wip/umber:
Design Topmodule, start of the top module:
module Topmodule(
    input wire Clk,
    input wire Data,
    input wire Reset,
    input wire En,
    output reg Out
    );
make LEC_CHECK=0 CAP_MARGIN=40 CELL_PAD_IN_SITES_GLOBAL_PLACEMENT=0 CORE_MARGIN=2 CORE_UTILIZATION=70 CTS_CLUSTER_DIAMETER=172 HOLD_SLACK_MARGIN=0.04 PLACE_DENSITY=0.36 SETUP_SLACK_MARGIN=-0.78 SLEW_MARGIN=20 finish   # period 8.33 ns
run.sh (not shown) runs the stock make flow with config.mk's settings and CLKGATE_MAP_FILE=.
No crash in wip/umber: every stage finished, but the layout fails its final checks due to setup timing.
The following lists how wip/harbor was set up differently from wip/umber:
--- a/flow/config.mk
+++ b/flow/config.mk
@@ -9 +9 @@
-export CELL_PAD_IN_SITES_GLOBAL_PLACEMENT = 0
+export CELL_PAD_IN_SITES_GLOBAL_PLACEMENT = 2
@@ -14,2 +14,2 @@
-export PLACE_DENSITY = 0.36
-export SETUP_SLACK_MARGIN = -0.78
+export PLACE_DENSITY_LB_ADDON = 0.27
+export SETUP_SLACK_MARGIN = 2.23
### Flow results
wip/harbor | ERROR | 3_1_place_gp_skip_io
| chip area estimate from yosys synthesis | wip/umber vs wip/harbor | ≈ equal |
From wip/harbor to wip/umber, chip height did not move at all.
wip/umber -> wip/harbor: area of the die delta 0, exact match
Diff wip/umber -> wip/harbor: synthesized area comparable, row count comparable.
wip/umber -> wip/harbor: fraction of the yosys area taken by sequential cells delta 0, exact match
wip/umber -> wip/harbor: post-synthesis instance total delta 0, exact match
wip/harbor -> wip/umber: die boundary width delta 0, exact match
Changes in wip/onyx relative to wip/harbor:
==> flow/config.mk <==
export PLATFORM = sky130hd
export DESIGN_NAME = Topmodule
export DESIGN_NICKNAME = Topmodule
export VERILOG_FILES = /design/flow/design.v
export SDC_FILE = /design/flow/constraint.sdc
export NUM_CORES = 4
export LEC_CHECK = 0
export CAP_MARGIN = 20
export CORE_MARGIN = 2
export CORE_UTILIZATION = 40
export SLEW_MARGIN = 20
==> flow/constraint.sdc <==
create_clock -name core_clock -period 12.0 [get_ports {Clk}]
set_input_delay 2.4000 -clock core_clock [delete_from_list [all_inputs] [get_ports {Clk}]]
set_output_delay 2.4000 -clock core_clock [all_outputs]
set_load 0.01 [all_outputs]
Results
Both conditions hold for wip/onyx: the flow ran to the end and the final layout passed the timing, design-rule and antenna checks.
Number of flops mapped to enable cells by yosys: wip/harbor vs wip/onyx identical
Summary: with wip/harbor as the reference, x dimension of the die in wip/onyx moved up by more than a quarter.
Synthesized cell count came out exactly the same in wip/onyx and wip/harbor.
wip/harbor -> wip/onyx: placeable core area increased by more than half
Diff wip/onyx..wip/harbor | unique cell type count in the Yosys netlist | unchanged
Height of the die (lower): wip/harbor
Status: complex-gate fraction of the synthesized area parity (wip/onyx, wip/harbor)
Summed standard-cell area reported by yosys: wip/harbor vs wip/onyx identical
Against wip/harbor, die area in wip/onyx rose by more than half.
The lower starting density of the core came out of wip/onyx.
Edits applied to the flow inputs when going from wip/onyx to wip/delta:
--- a/flow/config.mk
+++ b/flow/config.mk
@@ -8 +8 @@
-export CAP_MARGIN = 20
+export CAP_MARGIN = 15
@@ -10 +10,2 @@
-export CORE_UTILIZATION = 40
+export CORE_UTILIZATION = 70
+export SETUP_SLACK_MARGIN = 1.92
==> flow/constraint.sdc <==
create_clock -name core_clock -period 7.74 [get_ports {Clk}]
set_input_delay 1.5480 -clock core_clock [delete_from_list [all_inputs] [get_ports {Clk}]]
set_output_delay 1.5480 -clock core_clock [all_outputs]
set_load 0.01 [all_outputs]
Nothing crashed in wip/delta and all stages finished; the problem is that the final layout failed, the offending checks being setup timing.
Footprint of the multi-input gates for wip/delta is higher than for wip/onyx.
[compare] base=wip/onyx new=wip/delta: sum of internal, switching and leakage power has increased, final wirelength has decreased, setup slack has decreased, wire length per cell after detailed routing has increased.

---

Topmodule again, from the RTL that the note above started with.
export LEC_CHECK = 0
export CAP_MARGIN = 15
export CELL_PAD_IN_SITES_GLOBAL_PLACEMENT = 0
export CORE_MARGIN = 2
export CORE_UTILIZATION = 72
export CTS_CLUSTER_DIAMETER = 172
export HOLD_SLACK_MARGIN = 0.04
export PLACE_DENSITY = 0.63
export SETUP_SLACK_MARGIN = 0.42
export SLEW_MARGIN = 20
create_clock -name core_clock -period 8.12 [get_ports {Clk}]
The baseline produced a layout that fails on setup timing.
==> next run, changes <==
ABC_AREA = 1   (was default)
CAP_MARGIN = 20   (was 15)
CELL_PAD_IN_SITES_GLOBAL_PLACEMENT = default   (was 0)
CTS_CLUSTER_DIAMETER = default   (was 172)
HOLD_SLACK_MARGIN = default   (was 0.04)
PLACE_DENSITY = default   (was 0.63)
SETUP_SLACK_MARGIN = default   (was 0.42)
clock period = 10.2 ns   (was 8.12 ns; I/O delays follow)
What happened: With this change the flow finished with timing, DRC and antenna clean. Setup slack gets better by 1800 ps. Wire length rose by 5.8%. Critical path depth rose by 11. Area after synthesis rose by 3.0%. Power fell by 18%. Global-route usage rose by 0.77 points. Utilization fell by 1.1 points. Synthesized cell count rose by about 24%.

---

Topmodule again, from the RTL that the note above started with.
Settings: LEC_CHECK=0, ABC_AREA=1, CAP_MARGIN=40, CELL_PAD_IN_SITES_DETAIL_PLACEMENT=1, CELL_PAD_IN_SITES_GLOBAL_PLACEMENT=2, CORE_MARGIN=4, CORE_UTILIZATION=40, CTS_CLUSTER_SIZE=32, GPL_TIMING_DRIVEN=0, HOLD_SLACK_MARGIN=0.23, MAX_ROUTING_LAYER=met4, MIN_ROUTING_LAYER=met2, PLACE_DENSITY_LB_ADDON=0.11, SETUP_SLACK_MARGIN=1.86, SLEW_MARGIN=30, TNS_END_PERCENT=65; clock period 11.4 ns.
Change:
Settings changed: ABC_AREA 1 to default, CELL_PAD_IN_SITES_DETAIL_PLACEMENT 1 to default, CORE_MARGIN 4 to 2, CORE_UTILIZATION 40 to 37, CTS_CLUSTER_DIAMETER from default to 172, CTS_CLUSTER_SIZE 32 to default, GPL_TIMING_DRIVEN 0 to default, HOLD_SLACK_MARGIN 0.23 to -0.07, MAX_ROUTING_LAYER met4 to default, MIN_ROUTING_LAYER met2 to default, PLACE_DENSITY from default to 0.36, PLACE_DENSITY_LB_ADDON 0.11 to default, SETUP_SLACK_MARGIN 1.86 to 2.09, SLEW_MARGIN 30 to 15, TNS_END_PERCENT 65 to default.
Clock period 11.4 ns to 8.33 ns, I/O delays scaled along.
After rerunning: This time the run finished but failed the layout checks on negative setup slack. Global-route usage decreases by 28 points. Worst hold slack hardly moves. Final cell count decreases by 18%. Utilization decreases by 3.9 points. Sequential share of layout area increases by 1.2 points. Wire length decreases by 29%. Sequential power increases by 37%. Final area decreases by 4.1%. Power increases by 29%.
Change:
Settings changed: CAP_MARGIN 40 to 15, CELL_PAD_IN_SITES_GLOBAL_PLACEMENT 2 to default, CORE_UTILIZATION 37 to 72, CTS_CLUSTER_DIAMETER 172 to 95, PLACE_DENSITY 0.36 to default, SETUP_SLACK_MARGIN 2.09 to 0.68, SLEW_MARGIN 15 to 20.
Clock period 8.33 ns to 7.74 ns, I/O delays scaled along.
The changed run ran to the end with violations: negative setup slack. Synthesized area does not change. Via count climbs by a few percent. Setup slack got worse by 760 ps. Total power climbs by a few percent. Design area drops by a few percent. Synthesized cell count is unchanged. Count of clock-buffer cells in the layout drops by 46. Global-route usage climbs by 13 points. Register-to-register slack got worse by 760 ps. First-iteration DRC count climbs by well over a third. Critical path depth drops by 3.
Change:
Settings changed: CELL_PAD_IN_SITES_GLOBAL_PLACEMENT from default to 0, CTS_CLUSTER_DIAMETER 95 to 338, PLACE_DENSITY from default to 0.63, SETUP_SLACK_MARGIN 0.68 to 0.42.
Clock period 7.74 ns to 8.12 ns, I/O delays scaled along.
Outcome: The changed run finished but fails on negative setup slack; setup slack improves by 450 ps; clock skew barely changes; cell count is about the same; wire length hardly moves.

---

Setup of red:
Starting RTL as in the previous note.
make LEC_CHECK=0 CAP_MARGIN=15 CELL_PAD_IN_SITES_GLOBAL_PLACEMENT=0 CORE_MARGIN=2 CORE_UTILIZATION=72 CTS_CLUSTER_DIAMETER=348 HOLD_SLACK_MARGIN=0.29 PLACE_DENSITY=0.63 SETUP_SLACK_MARGIN=0.42 SLEW_MARGIN=20 TNS_END_PERCENT=10 finish   # period 8.12 ns
The layout from red, despite a flow that completed every stage, fails the layout checks, with the failing checks listed as negative setup slack.
Relative to red, the following input files were edited for blue:
Settings: HOLD_SLACK_MARGIN changed from 0.29 to 0.04; ABC_AREA newly set to 1; SETUP_SLACK_MARGIN changed from 0.42 to -0.38; TNS_END_PERCENT removed (was 10); CTS_CLUSTER_DIAMETER changed from 348 to 172; the clock period (ns, I/O delays scaled along) changed from 8.12 to 6.7.
[summary]
Finished, but not clean: blue, with negative setup slack.
[blue vs red] pin slew with the least headroom to its limit: higher in blue
Summary of blue over red: total wirelength of the detailed-routed design now larger, wire length of the first global-routing pass rose by 6.4%, final setup slack of the worst path went down, wire length on met2 has increased.
Summary of blue over red: fmax went down; share of the clock period used by the worst path rose 26 points.
Average instance area after synthesis shrinks by more than 10% when moving from red to blue.
What green does differently from blue at the input level:
Settings: swapping 15 for 20 in CAP_MARGIN; swapping 0.63 for 0.43 in PLACE_DENSITY; clearing CTS_CLUSTER_DIAMETER, which used to be 172; putting CTS_CLUSTER_SIZE at 97 where nothing was set; clearing HOLD_SLACK_MARGIN, which used to be 0.04; clearing CELL_PAD_IN_SITES_GLOBAL_PLACEMENT, which used to be 0; clearing SETUP_SLACK_MARGIN, which used to be -0.38; swapping 6.7 for 6.21 in the clock period (ns, I/O delays scaled along).
==> comparison <==
- The layout from green, despite a flow that completed every stage, fails the layout checks, with the failing checks listed as negative setup slack.
- Sequential power (green / blue): 1.08
- Diff blue -> green | time the final worst path needs with I/O delays and setup | decrease of 280 ps
- blue → green: worst hold slack flat; sequential fraction of design power down 0.2 points; worst setup slack down 210 ps; share of synthesized registers carrying an async set or reset flat.
Modified inputs, orange compared to green
Settings: a deleted CTS_CLUSTER_SIZE that had been 97; a change of CORE_UTILIZATION from 72 to 69; an added CTS_CLUSTER_DIAMETER of 394; a deleted PLACE_DENSITY that had been 0.43; a change of the clock period (ns, I/O delays scaled along) from 6.21 to 8.68.
==> comparison <==
- The final report for orange shows a completed flow and a layout that fails verification, specifically negative setup slack.
- Sequential fraction of design power (lower): green
- Overall chip area (orange vs. green) increases by a few percent
- Looking at core utilization, orange sits 3.7 points lower than green does.
Relative to orange, the following input files were edited for purple:
Settings: putting GPL_TIMING_DRIVEN at 0 where nothing was set; putting TNS_END_PERCENT at 65 where nothing was set; clearing ABC_AREA, which used to be 1; swapping 69 for 40 in CORE_UTILIZATION; putting MAX_ROUTING_LAYER at met4 where nothing was set; clearing CTS_CLUSTER_DIAMETER, which used to be 394; putting SETUP_SLACK_MARGIN at 1.5 where nothing was set; swapping 8.68 for 8.69 in the clock period (ns, I/O delays scaled along).
Findings:
- The final report for orange shows a completed flow and a layout that fails verification, specifically negative setup slack.
- What the final checks of purple revealed, after a flow that finished every stage, was a layout that fails on negative setup slack.
- purple vs orange: number of nets in the finished design down by more than 10%
- purple vs. orange: arithmetic-cell share of the synthesized area counting full adders, half adders and majority gates rose by 0.15 points, cell area has increased, sequential share of layout area fell 0.16 points, number of signal-net buffers in the layout now sits higher.
- Origin of the worst setup path: deinterleaved.deinterleaver.counter[0] -> orange, deinterleaved.deinterleaver.counter[4] -> purple
Power and IR drop assume default switching activity.
